==> inputs of willow <==
==> flow/design.v (excerpt) <==
module maxfinder(clk, rst, start, x1, x2, x3, x4, eps, done, result);
clock: 3.73 ns
lec_check: 0
abc_area: 1
cap_margin: 20
core_aspect_ratio: 0.5
core_margin: 2
core_utilization: 72
cts_cluster_diameter: 221
cts_cluster_size: 98
setup_slack_margin: 0.68
slew_margin: 20
run.sh (not shown) runs the stock make flow with config.mk's settings and CLKGATE_MAP_FILE=.
==> fjord (differences from willow) <==
--- a/flow/config.mk
+++ b/flow/config.mk
@@ -8,4 +8,4 @@
 export ABC_AREA = 1
-export CAP_MARGIN = 20
-export CORE_ASPECT_RATIO = 0.5
+export CAP_MARGIN = 40
+export CORE_ASPECT_RATIO = 1.37
 export CORE_MARGIN = 2
@@ -13,4 +13,5 @@
 export CTS_CLUSTER_DIAMETER = 221
-export CTS_CLUSTER_SIZE = 98
-export SETUP_SLACK_MARGIN = 0.68
+export CTS_CLUSTER_SIZE = 92
+export SETUP_SLACK_MARGIN = 0.72
 export SLEW_MARGIN = 20
+export TNS_END_PERCENT = 5
==> ember (differences from willow) <==
==> flow/config.mk (replaced) <==
export PLATFORM = sky130hd
export DESIGN_NAME = maxfinder
export DESIGN_NICKNAME = maxfinder
export VERILOG_FILES = /design/flow/design.v
export SDC_FILE = /design/flow/constraint.sdc
export NUM_CORES = 4
export LEC_CHECK = 0
export CAP_MARGIN = 20
export CORE_MARGIN = 2
export CORE_UTILIZATION = 72
export PLACE_DENSITY = 0.67
export SLEW_MARGIN = 20
==> flow/constraint.sdc (replaced) <==
create_clock -name core_clock -period 5.58 [get_ports {clk}]
set_input_delay 1.1160 -clock core_clock [delete_from_list [all_inputs] [get_ports {clk}]]
set_output_delay 1.1160 -clock core_clock [all_outputs]
set_load 0.01 [all_outputs]
==> indigo (differences from willow) <==
==> flow/config.mk (replaced) <==
export PLATFORM = sky130hd
export DESIGN_NAME = maxfinder
export DESIGN_NICKNAME = maxfinder
export VERILOG_FILES = /design/flow/design.v
export SDC_FILE = /design/flow/constraint.sdc
export NUM_CORES = 4
export LEC_CHECK = 0
export CAP_MARGIN = 20
export CORE_MARGIN = 2
export CORE_UTILIZATION = 40
export SLEW_MARGIN = 20
==> flow/constraint.sdc (replaced) <==
create_clock -name core_clock -period 6.57 [get_ports {clk}]
set_input_delay 1.3140 -clock core_clock [delete_from_list [all_inputs] [get_ports {clk}]]
set_output_delay 1.3140 -clock core_clock [all_outputs]
set_load 0.01 [all_outputs]
==> results <==
Final area: ember is higher than indigo (about 4%).
In ember the utilization is higher than in indigo, by 39 points.
Synthesized cell count is the same in ember and indigo.
Of ember and indigo, ember has the higher first-iteration DRC count (gap 54%, measured against indigo).
Of indigo and ember, indigo has the higher clock skew (gap 2.1 ps).
Against indigo, the maximum frequency of ember is higher by about 8%.
Of ember and indigo, ember has the higher via count (gap about 8%, measured against indigo).
Between indigo and ember, the lower power is in indigo (gap 20%, measured against ember).
Final cell count: indigo is larger than ember (6.1%).
Clock-buffer cell count: ember is higher than indigo (2).
Register-to-register slack: indigo is higher than ember (530 ps).
fjord ended with an error in 5_1_grt, error GRT-0232. indigo completed with no timing, DRC or antenna violations. willow stopped in 4_1_cts, error DPL-0033. ember reached the layout checks and failed them: negative setup slack.
==> figures <==
metric                                                                                       willow         indigo                   fjord                       ember
Cell class ranked first by area                                                                   -    logic gates                       -                 logic gates
Post-synthesis share of cell area spent on and-or and or-and gates                            8.23%          10.4%                   8.23%                       10.4%
Setup crit end kind                                                                               -           flop                       -                        flop
Xor and xnor fraction of the mapped netlist area                                              4.81%          5.24%                   4.81%                       5.24%
Layout sequential cell count                                                                      -            116                       -                         116
Post-synth mux share                                                                        0.0796%         0.689%                 0.0796%                      0.689%
Logic cell area                                                                                   -  0.00918 sq mm                       -               0.00951 sq mm
Arrival @ worst endpoint                                                                          -        6570 ps                       -                     6110 ps
Overall power of the completed layout                                                             -      0.00367 W                       -                   0.00459 W
Delay contributed by the slowest stage of the critical path                                       -         430 ps                       -                      390 ps
Final RePlAce weighted congestion                                                              1.01          0.852                   0.929                       0.929
1st-pass router iterations                                                                        -              5                       -                          14
Mapped Area                                                                            0.0126 sq mm   0.0125 sq mm            0.0126 sq mm                0.0125 sq mm
Power consumed by the clock network                                                               -      0.00101 W                       -                   0.00107 W
Effective utilization at floorplan                                                            73.0%          40.8%                   73.5%                       73.0%
# setup viols final                                                                               -              0                       -                           7
Least setup slack across all paths after layout                                                   -         327 ps                       -                     -204 ps
Routed via count                                                                                  -          9,003                       -                       9,721
Proportion of power drawn by flip-flops and latches                                               -          23.1%                       -                       21.9%
Pins Over Slew Limit                                                                              -              0                       -                           0
Share of synthesized cell area in full adder, half adder and majority cells                   41.4%          41.9%                   41.4%                       41.9%
Switching share of power                                                                          -          40.5%                       -                       41.3%
Status                                                                       stopped before the end  timing/DRC/antenna clean  stopped before the end  complete, but fails checks
Stage where the flow stopped                                                                4_1_cts              -                 5_1_grt                           -
Violated checks                                                                                   -              -                       -        negative setup slack


==> inputs of raven <==
Starting RTL as in the previous note.
Settings: LEC_CHECK=0, ABC_AREA=1, CAP_MARGIN=40, CORE_ASPECT_RATIO=1.37, CORE_MARGIN=2, CORE_UTILIZATION=72, CTS_CLUSTER_DIAMETER=221, CTS_CLUSTER_SIZE=92, PLACE_DENSITY=0.35, SETUP_SLACK_MARGIN=0.72, SLEW_MARGIN=20, TNS_END_PERCENT=5; clock period 3.73 ns.
==> inputs of xenon, as changes to raven <==
==> flow/config.mk (replaced) <==
export PLATFORM = sky130hd
export DESIGN_NAME = maxfinder
export DESIGN_NICKNAME = maxfinder
export VERILOG_FILES = /design/flow/design.v
export SDC_FILE = /design/flow/constraint.sdc
export NUM_CORES = 4
export LEC_CHECK = 0
export ABC_AREA = 1
export CAP_MARGIN = 20
export CORE_MARGIN = 2
export CORE_UTILIZATION = 72
export CTS_CLUSTER_DIAMETER = 317
export CTS_CLUSTER_SIZE = 74
export PLACE_DENSITY = 0.37
export SLEW_MARGIN = 20
==> flow/constraint.sdc (replaced) <==
create_clock -name core_clock -period 5.01 [get_ports {clk}]
set_input_delay 1.0020 -clock core_clock [delete_from_list [all_inputs] [get_ports {clk}]]
set_output_delay 1.0020 -clock core_clock [all_outputs]
set_load 0.01 [all_outputs]
==> comparison table <==
|  | xenon | raven |
|---|---|---|
| Num rows | 48 | 56 |
| Routability cong. | 0.907 | 0.929 |
| Status | failed layout checks | stopped before the end |
| Stage where the flow stopped | - | global routing |
| Reasons for failing layout checks | setup timing | - |
| Portion of netlist area occupied by mux cells | 0.0796% | 0.0796% |
| Place WS | -0.344 ns | -1.57 ns |
| Placed Cells | 1,872 | 1,983 |
| Chip Footprint | 18,500 um^2 | 18,500 um^2 |
| Starting density of the core | 73.2% | 73.5% |
| Post-CTS repair timing setup buffer count | 9 | 7 |
| Most instantiated library cell after synthesis | sky130_fd_sc_hd__inv_1 | sky130_fd_sc_hd__inv_1 |
| Die W | 136 um | 117 um |
| Height of the chip | 136 um | 159 um |
| Cts repair resizes | 98 | 97 |
| DPL Wire Length | 25.4 mm | 27.7 mm |
| Placeable Area | 17,200 um^2 | 17,100 um^2 |
| Placed Instance Area | 14,000 um^2 | 14,800 um^2 |


==> 09-24: inputs <==
Starting RTL as in the previous note.
Settings: LEC_CHECK=0, ABC_AREA=0, CAP_MARGIN=35, CELL_PAD_IN_SITES_GLOBAL_PLACEMENT=1, CORE_ASPECT_RATIO=0.5, CORE_MARGIN=2, CORE_UTILIZATION=40, CTS_CLUSTER_DIAMETER=400, CTS_CLUSTER_SIZE=98, GPL_ROUTABILITY_DRIVEN=0, SETUP_SLACK_MARGIN=-0.17, SLEW_MARGIN=0, TNS_END_PERCENT=20; clock period 9.0 ns.
==> 04-18 (differences from 09-24) <==
ABC_AREA = 1   (was 0)
CAP_MARGIN = 20   (was 35)
CELL_PAD_IN_SITES_GLOBAL_PLACEMENT = unset   (was 1)
CORE_ASPECT_RATIO = unset   (was 0.5)
CORE_UTILIZATION = 68   (was 40)
CTS_CLUSTER_DIAMETER = unset   (was 400)
CTS_CLUSTER_SIZE = 74   (was 98)
GPL_ROUTABILITY_DRIVEN = unset   (was 0)
SETUP_SLACK_MARGIN = unset   (was -0.17)
SLEW_MARGIN = 20   (was 0)
TNS_END_PERCENT = unset   (was 20)
==> flow/constraint.sdc (replaced) <==
create_clock -name core_clock -period 5.01 [get_ports {clk}]
set_input_delay 1.0020 -clock core_clock [delete_from_list [all_inputs] [get_ports {clk}]]
set_output_delay 1.0020 -clock core_clock [all_outputs]
set_load 0.01 [all_outputs]
==> 07-08 (differences from 09-24) <==
CAP_MARGIN = 20   (was 35)
CELL_PAD_IN_SITES_GLOBAL_PLACEMENT = unset   (was 1)
CORE_ASPECT_RATIO = 1.94   (was 0.5)
==> changes_impl.md <==
### Changed

- Status: finished clean
- CP peak stage delay: 0.46 ns
- Worst r2r dst: datapath.my_x1.reg1.out
- DR WL met3: ~1700 µm
- Storage element area: approximately 2300 µm²
- Total GRT Usage: 0.213
- RR Startpoint: datapath.PU4.reg3.reg1.out
- ClkCell Share: 0.0463
- Rel. slew slack: 0.353
- Mux share: 0.00689
- Average size of a mapped cell: between 9 and 10 µm²
- Worst VDD drop: around 0.13 mV
- FP Rows: 45
- Critical path buffers and inverters: 5
- Post-synthesis chip area from yosys: 12500 µm²
Source of the figures above: 09-24

==> changes_impl.md <==
### Changed

- Status: failed layout checks
- Violated checks: setup timing
- Min setup slack post-route: -0.0946 ns
- Final setup violation count: 8
- Worst VDD drop: 0.552 mV
- CP peak stage delay: 0.37 ns
- Switching pwr: 3000 µW
- Storage element area: 2350 µm²
- Tool warnings: 137
- Mux share: 0.000796
- Average size of a mapped cell: 8.15 µm²
- Worst setup endpoint: datapath.my_x3.reg0.out
- Critical path buffers and inverters: 2
- Total GRT Usage: 0.349
- Worst r2r dst: datapath.my_x3.reg0.out
- Final instance area: 15800 µm²
- Synth Area in Adders: 0.414
- Main synth FF type: dfxtp_1
- Reg2reg setup slack: -0.09 ns
- FP Rows: around 49
- ClkCell Share: 0.0367
- Crit path launch: datapath.PU4.reg1.reg1.out
Source of the figures above: 04-18

==> changes_impl.md <==
### Changed

- Mux share: 0.00689
- Storage element area: 2320 µm²
- Worst VDD drop: ~0.12 mV
- Average size of a mapped cell: 9.05 µm²
- ClkCell Share: 0.0412
- Critical path buffers and inverters: 5
- CP peak stage delay: 0.47 ns
- Worst r2r dst: datapath.my_x1.reg1.out
- Post-synthesis chip area from yosys: 12500 µm²
- Status: finished clean
- Rel. slew slack: 0.319
- DR WL met3: 924 µm
- FP Rows: approximately 90
Source of the figures above: 07-08



==> run a <==
maxfinder again, from the RTL that the note above started with.
Settings: LEC_CHECK=0, ABC_AREA=1, CAP_MARGIN=20, CORE_ASPECT_RATIO=1.37, CORE_MARGIN=2, CORE_UTILIZATION=72, CTS_CLUSTER_DIAMETER=221, CTS_CLUSTER_SIZE=92, SETUP_SLACK_MARGIN=0.72, SLEW_MARGIN=20; clock period 3.73 ns.
==> run b: changes against run a <==
==> flow/config.mk (replaced) <==
export PLATFORM = sky130hd
export DESIGN_NAME = maxfinder
export DESIGN_NICKNAME = maxfinder
export VERILOG_FILES = /design/flow/design.v
export SDC_FILE = /design/flow/constraint.sdc
export NUM_CORES = 4
export LEC_CHECK = 0
export CAP_MARGIN = 20
export CORE_MARGIN = 2
export CORE_UTILIZATION = 17
export SLEW_MARGIN = 20
==> flow/constraint.sdc (replaced) <==
create_clock -name core_clock -period 9.49 [get_ports {clk}]
set_input_delay 1.8980 -clock core_clock [delete_from_list [all_inputs] [get_ports {clk}]]
set_output_delay 1.8980 -clock core_clock [all_outputs]
set_load 0.01 [all_outputs]
==> summary of the runs <==
- Synthesized cell count: run a is higher than run b (about 11%).
- Against run b, the area after synthesis of run a is larger by 0.33%.
- Of run a and run b, run b has the higher die size (gap 76%, measured against run b).
- Run a ended with an error in global routing (5_1_grt) with GRT-0116. Run b finished clean.
==> figures <==
Height of the chip: run b 276 um; run a 159 um
Number of different library cells in the post-synthesis netlist: run b 69; run a 52
Adder share: run b 0.419; run a 0.414
Global placer's final weighted congestion: run b 0.848; run a 0.971
Fraction of the yosys area taken by sequential cells: run b 0.185; run a 0.185
Post-placement worst setup slack: run b 3.05 ns; run a -1.42 ns
Simple logic cell fraction of the synthesized area: run b 0.146; run a 0.142
Combined area of all synthesized cells: run b 12,500 um2; run a 12,600 um2
Number of placement rows: run b 99; run a 56
Synthesized instance count: run b 1,384; run a 1,543
Cells in synth_stat.txt: run b 1,384; run a 1,543
Portion of netlist area occupied by mux cells: run b 0.00689; run a 0.000796
Count leader, synth: run b sky130_fd_sc_hd__ha_1; run a sky130_fd_sc_hd__inv_1
Run status: run b finished clean; run a did not finish
Last stage reached: run b -; run a global routing (5_1_grt)
Detailed placer's ending HPWL: run b 22,800 um; run a 29,000 um
DIE WIDTH: run b 276 um; run a 117 um
Avg Cell Area, Syn: run b 9.05 um2; run a 8.15 um2
Post-synth area from yosys stat: run b 12,500 um2; run a 12,600 um2
Xor and xnor area share after synthesis: run b 0.0524; run a 0.0481


==> sierra: inputs <==
maxfinder again, from the RTL that the note above started with.
export LEC_CHECK = 0
export ABC_AREA = 1
export CAP_MARGIN = 40
export CORE_ASPECT_RATIO = 1.37
export CORE_MARGIN = 2
export CORE_UTILIZATION = 72
export CTS_CLUSTER_DIAMETER = 221
export CTS_CLUSTER_SIZE = 92
export PLACE_DENSITY_LB_ADDON = 0.14
export SETUP_SLACK_MARGIN = 1.09
export SLEW_MARGIN = 20
export TNS_END_PERCENT = 5
create_clock -name core_clock -period 3.73 [get_ports {clk}]
==> zinc (differences from sierra) <==
ABC_AREA = default   (was 1)
CAP_MARGIN = 20   (was 40)
CORE_ASPECT_RATIO = default   (was 1.37)
CTS_CLUSTER_DIAMETER = default   (was 221)
CTS_CLUSTER_SIZE = default   (was 92)
PLACE_DENSITY_LB_ADDON = default   (was 0.14)
SETUP_SLACK_MARGIN = default   (was 1.09)
TNS_END_PERCENT = default   (was 5)
==> flow/constraint.sdc (replaced) <==
create_clock -name core_clock -period 4.99 [get_ports {clk}]
set_input_delay 0.9980 -clock core_clock [delete_from_list [all_inputs] [get_ports {clk}]]
set_output_delay 0.9980 -clock core_clock [all_outputs]
set_load 0.01 [all_outputs]
==> violet (differences from sierra) <==
ABC_AREA = default   (was 1)
CAP_MARGIN = 20   (was 40)
CORE_ASPECT_RATIO = default   (was 1.37)
CORE_UTILIZATION = 46   (was 72)
CTS_CLUSTER_DIAMETER = default   (was 221)
CTS_CLUSTER_SIZE = default   (was 92)
PLACE_DENSITY_LB_ADDON = default   (was 0.14)
SETUP_SLACK_MARGIN = default   (was 1.09)
TNS_END_PERCENT = default   (was 5)
==> flow/constraint.sdc (replaced) <==
create_clock -name core_clock -period 6.57 [get_ports {clk}]
set_input_delay 1.3140 -clock core_clock [delete_from_list [all_inputs] [get_ports {clk}]]
set_output_delay 1.3140 -clock core_clock [all_outputs]
set_load 0.01 [all_outputs]
==> results <==
In zinc the sequential share of layout area is lower than in violet, by 1.8 points. In worst hold slack, violet and zinc hardly differ. In violet the non-clock buffer count is lower than in zinc, by 140. zinc completed, yet does not pass: negative setup slack. sierra did not get past global routing (5_1_grt). violet produced a clean layout. Against violet, the sequential power of zinc is higher by 35%. Between violet and zinc, the lower critical path depth is in violet (gap 2). Against violet, the total power of zinc is higher by about 60%.


==> v29 <==
maxfinder again, from the RTL that the note above started with.
Settings: LEC_CHECK=0, CAP_MARGIN=20, CORE_ASPECT_RATIO=0.88, CORE_MARGIN=2, CORE_UTILIZATION=72, CTS_CLUSTER_DIAMETER=370, CTS_CLUSTER_SIZE=46, PLACE_DENSITY_LB_ADDON=0.0, SETUP_SLACK_MARGIN=-0.35, SLEW_MARGIN=20; clock period 4.88 ns.
==> v9 (differences from v29) <==
- CORE_ASPECT_RATIO: 0.88 -> default
- CTS_CLUSTER_DIAMETER: 370 -> default
- CTS_CLUSTER_SIZE: 46 -> 45
- SETUP_SLACK_MARGIN: -0.35 -> 1.77
==> flow/constraint.sdc (replaced) <==
create_clock -name core_clock -period 6.49 [get_ports {clk}]
set_input_delay 1.2980 -clock core_clock [delete_from_list [all_inputs] [get_ports {clk}]]
set_output_delay 1.2980 -clock core_clock [all_outputs]
set_load 0.01 [all_outputs]
==> v5 (differences from v29) <==
- CORE_ASPECT_RATIO: 0.88 -> default
- CORE_UTILIZATION: 72 -> 65
- CTS_CLUSTER_DIAMETER: 370 -> default
- CTS_CLUSTER_SIZE: 46 -> default
- PLACE_DENSITY_LB_ADDON: 0.0 -> default
- SETUP_SLACK_MARGIN: -0.35 -> default
==> flow/constraint.sdc (replaced) <==
create_clock -name core_clock -period 5.02 [get_ports {clk}]
set_input_delay 1.0040 -clock core_clock [delete_from_list [all_inputs] [get_ports {clk}]]
set_output_delay 1.0040 -clock core_clock [all_outputs]
set_load 0.01 [all_outputs]
==> results <==
Result of the run: v5 complete, but fails checks; v9 complete, no violations; v29 complete, but fails checks
Reasons for failing layout checks: v5 setup timing; v9 -; v29 setup timing
Power per Cell Area: v5 342 nW/um^2; v9 280 nW/um^2; v29 391 nW/um^2
Minimum clock period after layout: v5 5.65 ns; v9 5.93 ns; v29 6.39 ns
Row cnt: v5 50; v9 48; v29 45
Total of clock buffers placed in the layout: v5 17; v9 23; v29 17
Vias: v5 10,000; v9 10,700; v29 12,600
Power attributed to the clock group: v5 1260 uW; v9 1050 uW; v29 1440 uW
Sequential fraction of design power: v5 20.6%; v9 20.7%; v29 18.5%
Required @ worst endpoint: v5 5.35 ns; v9 6.83 ns; v29 5.15 ns
Antenna fix cells: v5 1; v9 1; v29 0
Worst setup margin: v5 -0.632 ns; v9 0.559 ns; v29 -1.51 ns
Mean number of vias per cell: v5 5.45; v9 6.26; v29 6.85
Number of iterations in the first detailed-routing pass: v5 6; v9 6; v29 14
Tot Pwr: v5 5450 uW; v9 4270 uW; v29 6280 uW
GR met2 Demand/Resource: v5 60.8%; v9 69.0%; v29 76.1%
No activity file was given, so power comes from the tool's default toggle rates.
